==> inputs of trial 96 <==
Design Mesh, start of the top module:
module Mesh( 
  input         clock, 
  input  [7:0]  io_in_a_0_0, 
  input  [7:0]  io_in_a_1_0, 
  input  [7:0]  io_in_a_2_0, 
  input  [7:0]  io_in_a_3_0, 
  input  [7:0]  io_in_d_0_0, 
  input  [7:0]  io_in_d_1_0, 
  input  [7:0]  io_in_d_2_0, 
  input  [7:0]  io_in_d_3_0, 
  input  [15:0]  io_in_b_0_0, 
  input  [15:0]  io_in_b_1_0, 
  input  [15:0]  io_in_b_2_0, 
  input  [15:0]  io_in_b_3_0, 
  input         io_in_control_0_0_propagate, 
  input         io_in_control_1_0_propagate, 
  input         io_in_control_2_0_propagate, 
  input         io_in_control_3_0_propagate, 
  output reg [15:0] io_out_c_0_0, 
  output reg [15:0] io_out_c_1_0, 
  output reg [15:0] io_out_c_2_0, 
  output reg [15:0] io_out_c_3_0
 );
export LEC_CHECK = 0
export ABC_AREA = 1
export CAP_MARGIN = 20
export CORE_MARGIN = 2
export CORE_UTILIZATION = 71
export CTS_CLUSTER_DIAMETER = 270
export PLACE_DENSITY_LB_ADDON = 0.1
export SLEW_MARGIN = 20
export TNS_END_PERCENT = 5
create_clock -name core_clock -period 3.44 [get_ports {clock}]
run.sh (not shown) runs the stock make flow with config.mk's settings and CLKGATE_MAP_FILE=.
==> inputs of trial 62, as changes to trial 96 <==
==> flow/config.mk (replaced) <==
export PLATFORM = sky130hd
export DESIGN_NAME = Mesh
export DESIGN_NICKNAME = Mesh
export VERILOG_FILES = /design/flow/design.v
export SDC_FILE = /design/flow/constraint.sdc
export NUM_CORES = 4
export LEC_CHECK = 0
export CAP_MARGIN = 20
export CORE_MARGIN = 2
export CORE_UTILIZATION = 40
export PLACE_DENSITY = 0.6
export SLEW_MARGIN = 20
==> flow/constraint.sdc (replaced) <==
create_clock -name core_clock -period 5.2 [get_ports {clock}]
set_input_delay 1.0400 -clock core_clock [delete_from_list [all_inputs] [get_ports {clock}]]
set_output_delay 1.0400 -clock core_clock [all_outputs]
set_load 0.01 [all_outputs]
==> inputs of trial 55, as changes to trial 96 <==
==> flow/config.mk (replaced) <==
export PLATFORM = sky130hd
export DESIGN_NAME = Mesh
export DESIGN_NICKNAME = Mesh
export VERILOG_FILES = /design/flow/design.v
export SDC_FILE = /design/flow/constraint.sdc
export NUM_CORES = 4
export LEC_CHECK = 0
export ABC_AREA = 0
export CAP_MARGIN = 20
export CELL_PAD_IN_SITES_GLOBAL_PLACEMENT = 0
export CORE_MARGIN = 3
export CORE_UTILIZATION = 70
export CTS_CLUSTER_SIZE = 24
export GPL_TIMING_DRIVEN = 1
export SLEW_MARGIN = 20
==> flow/constraint.sdc (replaced) <==
create_clock -name core_clock -period 4.45 [get_ports {clock}]
set_input_delay 0.8900 -clock core_clock [delete_from_list [all_inputs] [get_ports {clock}]]
set_output_delay 0.8900 -clock core_clock [all_outputs]
set_load 0.01 [all_outputs]
==> comparison <==
- Trial 96 ran to the end with violations: negative setup slack. Trial 62 completed with no timing, DRC or antenna violations. Trial 55 reached the layout checks and failed them: negative setup slack.
- The lowest critical path depth belongs to trial 55, the highest to trial 96.
- Die area: trial 96 is lower than trial 62 (41%).
- Final area, lowest first: trial 62, trial 55, trial 96.
- In trial 55 the non-clock buffer count is higher than in trial 62, by 923.

* * *

==> inputs of tundra <==
Mesh again, from the RTL that the note above started with.
Design Mesh, start of the top module:
module Mesh( 
  input         clock, 
  input  [7:0]  io_in_a_0_0, 
  input  [7:0]  io_in_a_1_0, 
  input  [7:0]  io_in_a_2_0, 
  input  [7:0]  io_in_a_3_0, 
  input  [7:0]  io_in_d_0_0, 
  input  [7:0]  io_in_d_1_0, 
  input  [7:0]  io_in_d_2_0, 
  input  [7:0]  io_in_d_3_0, 
  input  [15:0]  io_in_b_0_0, 
  input  [15:0]  io_in_b_1_0, 
  input  [15:0]  io_in_b_2_0, 
  input  [15:0]  io_in_b_3_0, 
  input         io_in_control_0_0_propagate, 
  input         io_in_control_1_0_propagate, 
  input         io_in_control_2_0_propagate, 
  input         io_in_control_3_0_propagate, 
  output reg [15:0] io_out_c_0_0, 
  output reg [15:0] io_out_c_1_0, 
  output reg [15:0] io_out_c_2_0, 
  output reg [15:0] io_out_c_3_0
 );
Settings: LEC_CHECK=0, ABC_AREA=1, CAP_MARGIN=20, CELL_PAD_IN_SITES_DETAIL_PLACEMENT=0, CORE_MARGIN=2, CORE_UTILIZATION=57, CTS_CLUSTER_SIZE=41, GPL_TIMING_DRIVEN=1, MIN_ROUTING_LAYER=met1, PLACE_DENSITY=0.53, SLEW_MARGIN=20, TNS_END_PERCENT=25; clock period 3.14 ns.
==> ember: changes against tundra <==
- ABC_AREA: 1 -> 0
- CAP_MARGIN: 20 -> 15
- CORE_UTILIZATION: 57 -> 22
- CTS_CLUSTER_DIAMETER: default -> 218
- CTS_CLUSTER_SIZE: 41 -> default
- GPL_TIMING_DRIVEN: 1 -> default
- MIN_ROUTING_LAYER: met1 -> default
- PLACE_DENSITY: 0.53 -> default
- PLACE_DENSITY_LB_ADDON: default -> 0.14
- SETUP_SLACK_MARGIN: default -> 1.46
- TNS_END_PERCENT: 25 -> default
==> flow/constraint.sdc (replaced) <==
create_clock -name core_clock -period 7.84 [get_ports {clock}]
set_input_delay 1.5680 -clock core_clock [delete_from_list [all_inputs] [get_ports {clock}]]
set_output_delay 1.5680 -clock core_clock [all_outputs]
set_load 0.01 [all_outputs]
==> comparison <==
- tundra finished with setup timing left. ember went through all stages and came out clean.
- Global-route usage: tundra is higher than ember (19 points).
- Between ember and tundra, the lower via count is in ember (gap about 30%, measured against tundra).
- Between ember and tundra, the lower die size is in tundra (gap 150%, measured against tundra).
- In first-iteration DRC count, tundra is at 2.6 times the value of ember.
- Of ember and tundra, ember has the higher clock skew (gap 0.038 ns).
- Of tundra and ember, tundra has the higher non-clock buffer count (gap 1521).
- Sequential share of layout area: tundra is lower than ember (4.0 points).
- Of ember and tundra, tundra has the higher fmax (gap about 18%, measured against tundra).
- In ember the critical path depth is lower than in tundra, by 8.
==> figures <==
| quantity | ember | tundra |
|---|---|---|
| Outcome | finished clean | finished with violations |
| Reasons for failing layout checks | - | setup timing |
| Actual slew at the worst max-slew pin | 0.924 ns | 1.14 ns |
| End of the critical path | mesh_3_2.tile_0_0.uutDB.c2_s[14] | mesh_1_0.tile_0_0.uutDB.c1_s[12] |
| Number of ordinary and repair buffers in the finished layout | 224 | 1745 |
| Synth Cell Area | 79900 um2 | 83600 um2 |
| Clock Skew | 0.0708 ns | 0.0329 ns |
| Yosys Chip Area | 79900 um2 | 83600 um2 |
| Net count, final | 9364 | 13492 |
| Number of different library cells in the post-synthesis netlist | 38 | 34 |
| Worst Hold Path Cells | 0 | 1 |
| Starting DRT DRC Count | 1351 | 3508 |
| Combinational gate count | 4852 | 6408 |
| Ratio of layout area to synthesized area | 1.159x | 1.352x |
| Pre-CTS setup slack | 2.28 ns | -1.75 ns |
| Destination of the worst register-to-register timing path | mesh_3_2.tile_0_0.uutDB.c2_s[14] | mesh_1_0.tile_0_0.uutDB.c1_s[12] |
| Chip Width | 607 um | 387 um |
| Uppermost routed layer | met5 | met4 |
| Signal buffers share of area | 2.37% | 13.5% |
| Worst setup slack after layout | 2.35 ns | -1.35 ns |
| Filler Cells Inserted | 38156 | 9996 |

* * *

==> maple <==
Starting RTL as in the previous note.
// Mesh
module Mesh( 
  input         clock, 
  input  [7:0]  io_in_a_0_0, 
  input  [7:0]  io_in_a_1_0, 
  input  [7:0]  io_in_a_2_0, 
  input  [7:0]  io_in_a_3_0, 
  input  [7:0]  io_in_d_0_0, 
  input  [7:0]  io_in_d_1_0, 
  input  [7:0]  io_in_d_2_0, 
  input  [7:0]  io_in_d_3_0, 
  input  [15:0]  io_in_b_0_0, 
  input  [15:0]  io_in_b_1_0, 
  input  [15:0]  io_in_b_2_0, 
  input  [15:0]  io_in_b_3_0, 
  input         io_in_control_0_0_propagate, 
  input         io_in_control_1_0_propagate, 
  input         io_in_control_2_0_propagate, 
  input         io_in_control_3_0_propagate, 
  output reg [15:0] io_out_c_0_0, 
  output reg [15:0] io_out_c_1_0, 
  output reg [15:0] io_out_c_2_0, 
  output reg [15:0] io_out_c_3_0
 );
clock: 4.0 ns
lec_check: 0
cap_margin: 20
core_margin: 2
core_utilization: 72
cts_cluster_size: 79
place_density: 0.65
setup_slack_margin: -0.39
slew_margin: 20
==> inputs of yarrow, as changes to maple <==
- CORE_UTILIZATION: 72 -> 59
- CTS_CLUSTER_SIZE: 79 -> not set
- PLACE_DENSITY: 0.65 -> not set
- SETUP_SLACK_MARGIN: -0.39 -> -0.27
==> flow/constraint.sdc (replaced) <==
create_clock -name core_clock -period 3.52 [get_ports {clock}]
set_input_delay 0.7040 -clock core_clock [delete_from_list [all_inputs] [get_ports {clock}]]
set_output_delay 0.7040 -clock core_clock [all_outputs]
set_load 0.01 [all_outputs]
==> inputs of juniper, as changes to maple <==
- CORE_UTILIZATION: 72 -> 40
- CTS_CLUSTER_SIZE: 79 -> not set
- PLACE_DENSITY: 0.65 -> 0.6
- SETUP_SLACK_MARGIN: -0.39 -> not set
==> flow/constraint.sdc (replaced) <==
create_clock -name core_clock -period 5.79 [get_ports {clock}]
set_input_delay 1.1580 -clock core_clock [delete_from_list [all_inputs] [get_ports {clock}]]
set_output_delay 1.1580 -clock core_clock [all_outputs]
set_load 0.01 [all_outputs]
==> inputs of zinc, as changes to maple <==
- CELL_PAD_IN_SITES_GLOBAL_PLACEMENT: not set -> 2
- CORE_UTILIZATION: 72 -> 40
- CTS_CLUSTER_DIAMETER: not set -> 64
- CTS_CLUSTER_SIZE: 79 -> not set
- GPL_TIMING_DRIVEN: not set -> 0
- PLACE_DENSITY: 0.65 -> 0.6
- SETUP_SLACK_MARGIN: -0.39 -> not set
==> flow/constraint.sdc (replaced) <==
create_clock -name core_clock -period 5.2 [get_ports {clock}]
set_input_delay 1.0400 -clock core_clock [delete_from_list [all_inputs] [get_ports {clock}]]
set_output_delay 1.0400 -clock core_clock [all_outputs]
set_load 0.01 [all_outputs]
==> results.tsv <==
stage	metric	value	unit
routing	wl_per_cell	25.2	um
run_status	violatedChecks	setup timing	
run_status	status	complete, but fails checks	
timing	min_period	5040	ps
timing	setup_ws	-1040	ps
timing	setup_viol	317	
cells_and_area	buffers	1389	
(the above is from maple)
==> results.tsv <==
stage	metric	value	unit
routing	wl_per_cell	18.3	um
timing	setup_viol	0	
run_status	status	no timing/DRC/antenna violations	
timing	setup_ws	157	ps
timing	min_period	5040	ps
(the above is from zinc)
==> results.tsv <==
stage	metric	value	unit
timing	setup_ws	-1130	ps
timing	setup_viol	352	
routing	wl_per_cell	17.8	um
run_status	violatedChecks	setup timing	
run_status	status	complete, but fails checks	
(the above is from yarrow)
==> results.tsv <==
stage	metric	value	unit
run_status	status	no timing/DRC/antenna violations	
cells_and_area	fin_util	45.0	%
timing	setup_ws	564	ps
setup_path	worstSetupStartpoint	_T_2_0[0]$_DFF_P_	
synth	mux_area_share	11.6	%
cells_and_area	buffers	248	
routing	wl_per_cell	16.7	um
(the above is from juniper)

* * *

==> wip/indigo <==
Starting RTL as in the previous note.
Settings: LEC_CHECK=0, ABC_AREA=1, CAP_MARGIN=20, CORE_MARGIN=2, CORE_UTILIZATION=72, CTS_CLUSTER_SIZE=97, PLACE_DENSITY=0.6, SETUP_SLACK_MARGIN=0.39, SLEW_MARGIN=20; clock period 1.97 ns.
==> inputs of wip/raven, as changes to wip/indigo <==
==> flow/config.mk (replaced) <==
export PLATFORM = sky130hd
export DESIGN_NAME = Mesh
export DESIGN_NICKNAME = Mesh
export VERILOG_FILES = /design/flow/design.v
export SDC_FILE = /design/flow/constraint.sdc
export NUM_CORES = 4
export LEC_CHECK = 0
export CAP_MARGIN = 15
export CORE_MARGIN = 2
export CORE_UTILIZATION = 72
export CTS_CLUSTER_SIZE = 79
export PLACE_DENSITY = 0.65
export SETUP_SLACK_MARGIN = 0.97
export SLEW_MARGIN = 20
==> flow/constraint.sdc (replaced) <==
create_clock -name core_clock -period 5.15 [get_ports {clock}]
set_input_delay 1.0300 -clock core_clock [delete_from_list [all_inputs] [get_ports {clock}]]
set_output_delay 1.0300 -clock core_clock [all_outputs]
set_load 0.01 [all_outputs]
==> inputs of wip/cedar, as changes to wip/indigo <==
==> flow/config.mk (replaced) <==
export PLATFORM = sky130hd
export DESIGN_NAME = Mesh
export DESIGN_NICKNAME = Mesh
export VERILOG_FILES = /design/flow/design.v
export SDC_FILE = /design/flow/constraint.sdc
export NUM_CORES = 4
export LEC_CHECK = 0
export CAP_MARGIN = 20
export CORE_MARGIN = 2
export CORE_UTILIZATION = 72
export CTS_CLUSTER_SIZE = 55
export PLACE_DENSITY = 0.65
export SLEW_MARGIN = 20
==> flow/constraint.sdc (replaced) <==
create_clock -name core_clock -period 2.82 [get_ports {clock}]
set_input_delay 0.5640 -clock core_clock [delete_from_list [all_inputs] [get_ports {clock}]]
set_output_delay 0.5640 -clock core_clock [all_outputs]
set_load 0.01 [all_outputs]
==> flow_summary.toml <==
# implementation run metrics
[final_timing]
finalSetupViolations = 442
setup_ws_ns = -2.89

[synthesis]
common_cells = "1151 x inv_1, 1136 x fa_1, 1104 x dfxtp_1, 621 x mux2_2, 592 x ha_1"
top_cell = "inv_1"
mux_area_frac = 0.116
syn-cell-area_sq_um = 79900
yosysCellCount = 7270
syn_inst = 7270
simple_gate_share = 0.0875

[floorplan]
row_count = 122
die_y_um = 337

[placement]
place_area_sq_um = 93200

[outcome]
outcome = "failed layout checks"
violations = "setup timing"
That was wip/cedar.
==> flow_summary.toml <==
# implementation run metrics
[final_timing]
setup_ws_ns = 0.131
finalSetupViolations = 0

[synthesis]
mux_area_frac = 0.116
simple_gate_share = 0.0875
syn-cell-area_sq_um = 79900
adder_share = 0.377
synth.logic.top_family = "adder cells"
syn_inst = 7270
yosysTopAreaCell = "fa_1"

[floorplan]
row_count = 122
die_y_um = 337

[placement]
place_area_sq_um = 86000

[outcome]
outcome = "no timing/DRC/antenna violations"

[cts]
cts_buffers = 114

[job]
warning_count = 48

[setup_path]
cp-endpoint = "mesh_3_1.tile_0_0.uutDB.c1_s[15]"

[min_path]
hold_end = "_T_4_0[7]"
That was wip/raven.
==> flow_summary.toml <==
# flow metrics
[synthesis]
common_cells = "2647 x nand2_1, 2227 x inv_1, 1136 x fa_1, 1104 x dfxtp_1, 990 x o21ai_0"
yosysCellCount = 10200
synthFlopType = "dfxtp_1"
top_cell = "nand2_1"
mux_area_frac = 0
simple_gate_share = 0.156
syn-cell-area_sq_um = 83600
yosysWarnings = 2
syn_inst = 10200

[global_route]
gr-max-usage-layer = "met2"

[floorplan]
row_count = 124
die_y_um = 345

[placement]
place_area_sq_um = 98900

[outcome]
outcome = "did not finish"
stop_stage = "5_1_grt"
error = "[ERROR GRT-0232] Routing congestion too high. Check the congestion heatmap in the GUI."

[cts]
hold_buffers = 0
That was wip/indigo.

* * *

==> exp/willow: inputs <==
Mesh again, from the RTL that the note above started with.
==> flow/design.v (excerpt) <==
module Mesh( 
  input         clock, 
  input  [7:0]  io_in_a_0_0, 
  input  [7:0]  io_in_a_1_0, 
  input  [7:0]  io_in_a_2_0, 
  input  [7:0]  io_in_a_3_0, 
  input  [7:0]  io_in_d_0_0, 
  input  [7:0]  io_in_d_1_0, 
  input  [7:0]  io_in_d_2_0, 
  input  [7:0]  io_in_d_3_0, 
  input  [15:0]  io_in_b_0_0, 
  input  [15:0]  io_in_b_1_0, 
  input  [15:0]  io_in_b_2_0, 
  input  [15:0]  io_in_b_3_0, 
  input         io_in_control_0_0_propagate, 
  input         io_in_control_1_0_propagate, 
  input         io_in_control_2_0_propagate, 
  input         io_in_control_3_0_propagate, 
  output reg [15:0] io_out_c_0_0, 
  output reg [15:0] io_out_c_1_0, 
  output reg [15:0] io_out_c_2_0, 
  output reg [15:0] io_out_c_3_0
 );
Settings: LEC_CHECK=0, ABC_AREA=0, CAP_MARGIN=40, CELL_PAD_IN_SITES_GLOBAL_PLACEMENT=1, CORE_MARGIN=10, CORE_UTILIZATION=37, CTS_CLUSTER_DIAMETER=164, MIN_ROUTING_LAYER=met2, PLACE_DENSITY_LB_ADDON=0.21, SETUP_SLACK_MARGIN=-0.02, SLEW_MARGIN=35, TNS_END_PERCENT=95; clock period 3.46 ns.
==> exp/amber (differences from exp/willow) <==
- ABC_AREA: 0 -> default
- CAP_MARGIN: 40 -> 20
- CELL_PAD_IN_SITES_GLOBAL_PLACEMENT: 1 -> default
- CORE_MARGIN: 10 -> 2
- CORE_UTILIZATION: 37 -> 58
- CTS_CLUSTER_DIAMETER: 164 -> default
- MIN_ROUTING_LAYER: met2 -> default
- PLACE_DENSITY: default -> 0.6
- PLACE_DENSITY_LB_ADDON: 0.21 -> default
- SETUP_SLACK_MARGIN: -0.02 -> default
- SLEW_MARGIN: 35 -> 20
- TNS_END_PERCENT: 95 -> default
==> flow/constraint.sdc (replaced) <==
create_clock -name core_clock -period 2.27 [get_ports {clock}]
set_input_delay 0.4540 -clock core_clock [delete_from_list [all_inputs] [get_ports {clock}]]
set_output_delay 0.4540 -clock core_clock [all_outputs]
set_load 0.01 [all_outputs]
==> exp/onyx (differences from exp/willow) <==
- ABC_AREA: 0 -> default
- CAP_MARGIN: 40 -> 20
- CELL_PAD_IN_SITES_GLOBAL_PLACEMENT: 1 -> default
- CORE_MARGIN: 10 -> 2
- CORE_UTILIZATION: 37 -> 72
- CTS_CLUSTER_DIAMETER: 164 -> default
- CTS_CLUSTER_SIZE: default -> 75
- MIN_ROUTING_LAYER: met2 -> default
- PLACE_DENSITY: default -> 0.65
- PLACE_DENSITY_LB_ADDON: 0.21 -> default
- SETUP_SLACK_MARGIN: -0.02 -> 0.34
- SLEW_MARGIN: 35 -> 20
- TNS_END_PERCENT: 95 -> default
==> flow/constraint.sdc (replaced) <==
create_clock -name core_clock -period 4.5 [get_ports {clock}]
set_input_delay 0.9000 -clock core_clock [delete_from_list [all_inputs] [get_ports {clock}]]
set_output_delay 0.9000 -clock core_clock [all_outputs]
set_load 0.01 [all_outputs]
==> exp/pepper (differences from exp/willow) <==
- ABC_AREA: 0 -> default
- CAP_MARGIN: 40 -> 20
- CELL_PAD_IN_SITES_GLOBAL_PLACEMENT: 1 -> default
- CORE_MARGIN: 10 -> 2
- CORE_UTILIZATION: 37 -> 72
- CTS_CLUSTER_DIAMETER: 164 -> default
- CTS_CLUSTER_SIZE: default -> 79
- MIN_ROUTING_LAYER: met2 -> default
- PLACE_DENSITY: default -> 0.65
- PLACE_DENSITY_LB_ADDON: 0.21 -> default
- SETUP_SLACK_MARGIN: -0.02 -> 0.92
- SLEW_MARGIN: 35 -> 20
- TNS_END_PERCENT: 95 -> default
==> flow/constraint.sdc (replaced) <==
create_clock -name core_clock -period 3.14 [get_ports {clock}]
set_input_delay 0.6280 -clock core_clock [delete_from_list [all_inputs] [get_ports {clock}]]
set_output_delay 0.6280 -clock core_clock [all_outputs]
set_load 0.01 [all_outputs]
==> results.sh <==
# physical design summary
export IMPL_status="failed layout checks"
export IMPL_check_faults="negative setup slack"
export IMPL_combGateArea_mm2=0.0592
export IMPL_hold_path_end="_T_2_0[3]"
export IMPL_layout_setup_ws_ps=-450
export IMPL_finish_utilization_pct=92.2
export IMPL_wl_met2_um=117000
export IMPL_cts_tree="done"
export IMPL_finalSetupViolCount=197
export IMPL_place_ws_ps=-241
(the above is from exp/onyx)
==> results.sh <==
# flow metrics
export IMPL_status="stopped before the end"
export IMPL_haltStage="global routing (5_1_grt)"
export IMPL_first_error="[ERROR GRT-0232] Routing congestion too high. Check the congestion heatmap in the GUI."
export IMPL_cts_root_buffer="clkbuf_16"
export IMPL_clk_path_buf_depth=3
export IMPL_synthMuxAreaShare_pct=11.6
export IMPL_numCtsBuffers=112
export IMPL_placed_cells=9876
export IMPL_place_ws_ps=-1610
export IMPL_ys_seq_share_pct=27.7
(the above is from exp/pepper)
==> results.sh <==
# physical design summary
export IMPL_layout_setup_ws_ps=-1260
export IMPL_cts_tree="done"
export IMPL_combGateArea_mm2=0.0605
export IMPL_hold_path_end="_T_10_0[4]"
export IMPL_finalSetupViolCount=355
export IMPL_synthMuxAreaShare_pct=11.6
export IMPL_status="failed layout checks"
export IMPL_finish_utilization_pct=50.7
export IMPL_check_faults="negative setup slack"
export IMPL_wl_met2_um=103000
export IMPL_place_ws_ps=-1340
(the above is from exp/willow)
==> results.sh <==
# physical design summary
export IMPL_check_faults="negative setup slack"
export IMPL_finish_utilization_pct=76.2
export IMPL_finalSetupViolCount=455
export IMPL_status="failed layout checks"
export IMPL_layout_setup_ws_ps=-2410
export IMPL_wl_met2_um=85800
(the above is from exp/amber)
